== oak ==
==> flow/design.v <==
module NCO #(N = 32)(
  input clk,                  
  input rst,                  
  input [N-1:0] ctrl,         
  output reg [15:0] sin_out   
);
reg [N-1:0] phase;
always @(posedge clk) begin
  if (rst)
    phase <= {N{1'b0}};
  else
    phase <= phase + ctrl;
end
reg [5:0] sin_lut_sel;
reg [15:0] sin_lut_val;
always @(*) begin
  sin_lut_sel <= phase[N-2] ? ~(phase[N-3:N-8]-1'b1) : phase[N-3:N-8];
  if (phase[N-2] & ~|phase[N-3:N-8]) begin
    sin_out <= phase[N-1] ? 16'b10000000_00000001 : 16'b01111111_11111111;
  end else begin
    sin_out <= phase[N-1] ? (~sin_lut_val+1'b1) : sin_lut_val;    
  end
  case(sin_lut_sel)
    6'h00 : sin_lut_val <= 16'h0000;
    6'h01 : sin_lut_val <= 16'h0324;
    6'h02 : sin_lut_val <= 16'h0648;
    6'h03 : sin_lut_val <= 16'h096A;
    6'h04 : sin_lut_val <= 16'h0C8C;
    6'h05 : sin_lut_val <= 16'h0FAB;
    6'h06 : sin_lut_val <= 16'h12C8;
    6'h07 : sin_lut_val <= 16'h15E2;
    6'h08 : sin_lut_val <= 16'h18F9;
    6'h09 : sin_lut_val <= 16'h1C0B;
    6'h0A : sin_lut_val <= 16'h1F1A;
    6'h0B : sin_lut_val <= 16'h2223;
    6'h0C : sin_lut_val <= 16'h2528;
    6'h0D : sin_lut_val <= 16'h2826;
    6'h0E : sin_lut_val <= 16'h2B1F;
    6'h0F : sin_lut_val <= 16'h2E11;
    6'h10 : sin_lut_val <= 16'h30FB;
    6'h11 : sin_lut_val <= 16'h33DF;
    6'h12 : sin_lut_val <= 16'h36BA;
    6'h13 : sin_lut_val <= 16'h398C;
    6'h14 : sin_lut_val <= 16'h3C56;
    6'h15 : sin_lut_val <= 16'h3F17;
    6'h16 : sin_lut_val <= 16'h41CE;
    6'h17 : sin_lut_val <= 16'h447A;
    6'h18 : sin_lut_val <= 16'h471C;
    6'h19 : sin_lut_val <= 16'h49B4;
    6'h1A : sin_lut_val <= 16'h4C3F;
    6'h1B : sin_lut_val <= 16'h4EBF;
    6'h1C : sin_lut_val <= 16'h5133;
    6'h1D : sin_lut_val <= 16'h539B;
    6'h1E : sin_lut_val <= 16'h55F5;
    6'h1F : sin_lut_val <= 16'h5842;
    6'h20 : sin_lut_val <= 16'h5A82;
    6'h21 : sin_lut_val <= 16'h5CB3;
    6'h22 : sin_lut_val <= 16'h5ED7;
    6'h23 : sin_lut_val <= 16'h60EB;
    6'h24 : sin_lut_val <= 16'h62F1;
    6'h25 : sin_lut_val <= 16'h64E8;
    6'h26 : sin_lut_val <= 16'h66CF;
    6'h27 : sin_lut_val <= 16'h68A6;
    6'h28 : sin_lut_val <= 16'h6A6D;
    6'h29 : sin_lut_val <= 16'h6C23;
    6'h2A : sin_lut_val <= 16'h6DC9;
    6'h2B : sin_lut_val <= 16'h6F5E;
    6'h2C : sin_lut_val <= 16'h70E2;
    6'h2D : sin_lut_val <= 16'h7254;
    6'h2E : sin_lut_val <= 16'h73B5;
    6'h2F : sin_lut_val <= 16'h7504;
    6'h30 : sin_lut_val <= 16'h7641;
    6'h31 : sin_lut_val <= 16'h776B;
    6'h32 : sin_lut_val <= 16'h7884;
    6'h33 : sin_lut_val <= 16'h7989;
    6'h34 : sin_lut_val <= 16'h7A7C;
    6'h35 : sin_lut_val <= 16'h7B5C;
    6'h36 : sin_lut_val <= 16'h7C29;
    6'h37 : sin_lut_val <= 16'h7CE3;
    6'h38 : sin_lut_val <= 16'h7D89;
    6'h39 : sin_lut_val <= 16'h7E1D;
    6'h3A : sin_lut_val <= 16'h7E9C;
    6'h3B : sin_lut_val <= 16'h7F09;
    6'h3C : sin_lut_val <= 16'h7F61;
    6'h3D : sin_lut_val <= 16'h7FA6;
    6'h3E : sin_lut_val <= 16'h7FD8;
    6'h3F : sin_lut_val <= 16'h7FF5;
  endcase
end
endmodule
module Chirp #(N = 32)(
  input clk,
  input rst,
  input [7:0] delay,           
  input reverse,               
  input [N-1:0] min_ctrl,      
  input [N-1:0] max_ctrl,      
  input [N-1:0] inc_rate,      
  input [N-1:0] div_rate,      
  output reg nco_reset,        
  output reg [N-1:0] nco_ctrl  
);
wire [N-1:0] stt_ctrl;
wire [N-1:0] end_ctrl;
wire end_flag;
assign stt_ctrl = reverse ? max_ctrl : min_ctrl;
assign end_ctrl = reverse ? min_ctrl : max_ctrl;
assign end_flag = reverse ? (nco_ctrl <= end_ctrl) : (nco_ctrl >= end_ctrl);
reg [N-1:0] rate_count;
reg [7:0] delay_count;
always @(posedge clk) begin
  if (rst) begin
    rate_count <= {N{1'b0}};
    delay_count <= 4'b0;
    nco_reset <= 1'b1;
    nco_ctrl <= {N{1'b0}};
  end else begin
    if (end_flag) begin
      nco_ctrl <= stt_ctrl;
      rate_count <= rate_count + 1'b1;
    end else if (rate_count >= div_rate) begin
      nco_ctrl <= reverse ? nco_ctrl - inc_rate : nco_ctrl + inc_rate;
      rate_count <= {N{1'b0}};
    end else
      rate_count <= rate_count + 1'b1;
    if (end_flag) begin
      if (delay_count >= delay)
        delay_count <= 8'b0;
      else
        delay_count <= delay_count + 1'b1;
    end
    nco_reset <= |delay_count;
  end
end
endmodule
module WaveGenerator #(N = 32, M = 16)(
  input clk,
  input rst,
  input chirp_reverse,             
  input [7:0] chirp_delay,         
  input [N-1:0] chirp_min_ctrl,    
  input [N-1:0] chirp_max_ctrl,    
  input [N-1:0] chirp_inc_rate,    
  input [N-1:0] chirp_div_rate,    
  output reg [M-1:0] waveform     
);
reg nco_reset;
reg [N-1:0] nco_ctrl;
wire chirp_nco_reset;
wire [N-1:0] chirp_nco_ctrl;
wire [15:0] sin_out;
always @(posedge clk) begin
  nco_ctrl <= chirp_nco_ctrl;
  nco_reset <= chirp_nco_reset;
  waveform <= sin_out;
end
NCO #(.N(N)) NCO0 (
  .clk     ( clk       ),  
  .rst     ( nco_reset ),  
  .ctrl    ( nco_ctrl  ),  
  .sin_out ( sin_out   )  
);
Chirp #(.N(N)) Chirp0 (
  .clk       ( clk             ),  
  .rst       ( rst             ),  
  .delay     ( chirp_delay     ),  
  .reverse   ( chirp_reverse   ),  
  .min_ctrl  ( chirp_min_ctrl  ),  
  .max_ctrl  ( chirp_max_ctrl  ),  
  .inc_rate  ( chirp_inc_rate  ),  
  .div_rate  ( chirp_div_rate  ),  
  .nco_reset ( chirp_nco_reset ),  
  .nco_ctrl  ( chirp_nco_ctrl  )   
);
endmodule
Settings: LEC_CHECK=0, CAP_MARGIN=20, CORE_MARGIN=2, CORE_UTILIZATION=67, CTS_CLUSTER_SIZE=62, HOLD_SLACK_MARGIN=-0.09, SLEW_MARGIN=20; clock period 4.32 ns.
run.sh (not shown) runs the stock make flow with config.mk's settings and CLKGATE_MAP_FILE=.
Nothing crashed in oak and all stages finished; the problem is that the final layout failed, the offending checks being setup timing.
Inputs modified between oak and pine:
- CORE_UTILIZATION: 67 -> 40
- CTS_CLUSTER_SIZE: 62 -> unset
- HOLD_SLACK_MARGIN: -0.09 -> unset
- the clock period (ns, I/O delays scaled along): 4.32 -> 6.0
Notes after the runs:
pine completed every stage of the flow, and the final layout passed the timing, design-rule and antenna checks.
On critical path depth, the lower figure sits with oak, not pine.
Measured against pine, the total wire length after detailed routing of oak comes out at 1.5 times the reference value.
The uppermost signal routing layer after detailed routing comes out met5 in one run and met4 in the other, namely in oak and pine respectively.
Final cell area: pine below oak
Fraction of the core area covered by cells at the end of the flow: pine vs oak down 42 points
Relative to oak, pine improves overall power after layout.
Relative to pine, the following input files were edited for birch:
- a change of SLEW_MARGIN from 20 to 25
- an added ABC_AREA of 1
- an added CTS_CLUSTER_DIAMETER of 101
### Flow results
birch completed every stage of the flow, and the final layout passed the timing, design-rule and antenna checks.
Compared birch vs pine, and biggest fanout along the worst timing path is down in birch.
Of birch and pine, the run reporting the lower fmax was pine.
From pine to birch the numbers moved as follows: fraction of the mapped netlist area in compound gates decreased by 8.4 points relative to the old numbers, core utilization decreased by 0.35 points relative to the old numbers.
Edits applied to the flow inputs when going from birch to maple:
- CORE_UTILIZATION now 18, was 40
- CTS_CLUSTER_DIAMETER now 378, was 101
- SETUP_SLACK_MARGIN now -0.57, previously not set
- CTS_CLUSTER_SIZE now 98, previously not set
- CORE_ASPECT_RATIO now 0.5, previously not set
- SLEW_MARGIN now 5, was 25
Findings:
- maple vs. birch: maximum clock path buffer count roughly the same, proportion of cell area spent on the clock network fell 0.63 points, count of vias placed by the detailed router rose about 1.4%, number of cells in Yosys stat now sits at about the same level.
- Diff birch -> maple | routed wire length | increase of 7.6%
- Comparing minimum period implied by the final worst setup slack for birch and maple, the smaller number came from maple.
- First-iteration DRC count: higher on maple
Power is estimated from default activity; no workload was simulated.
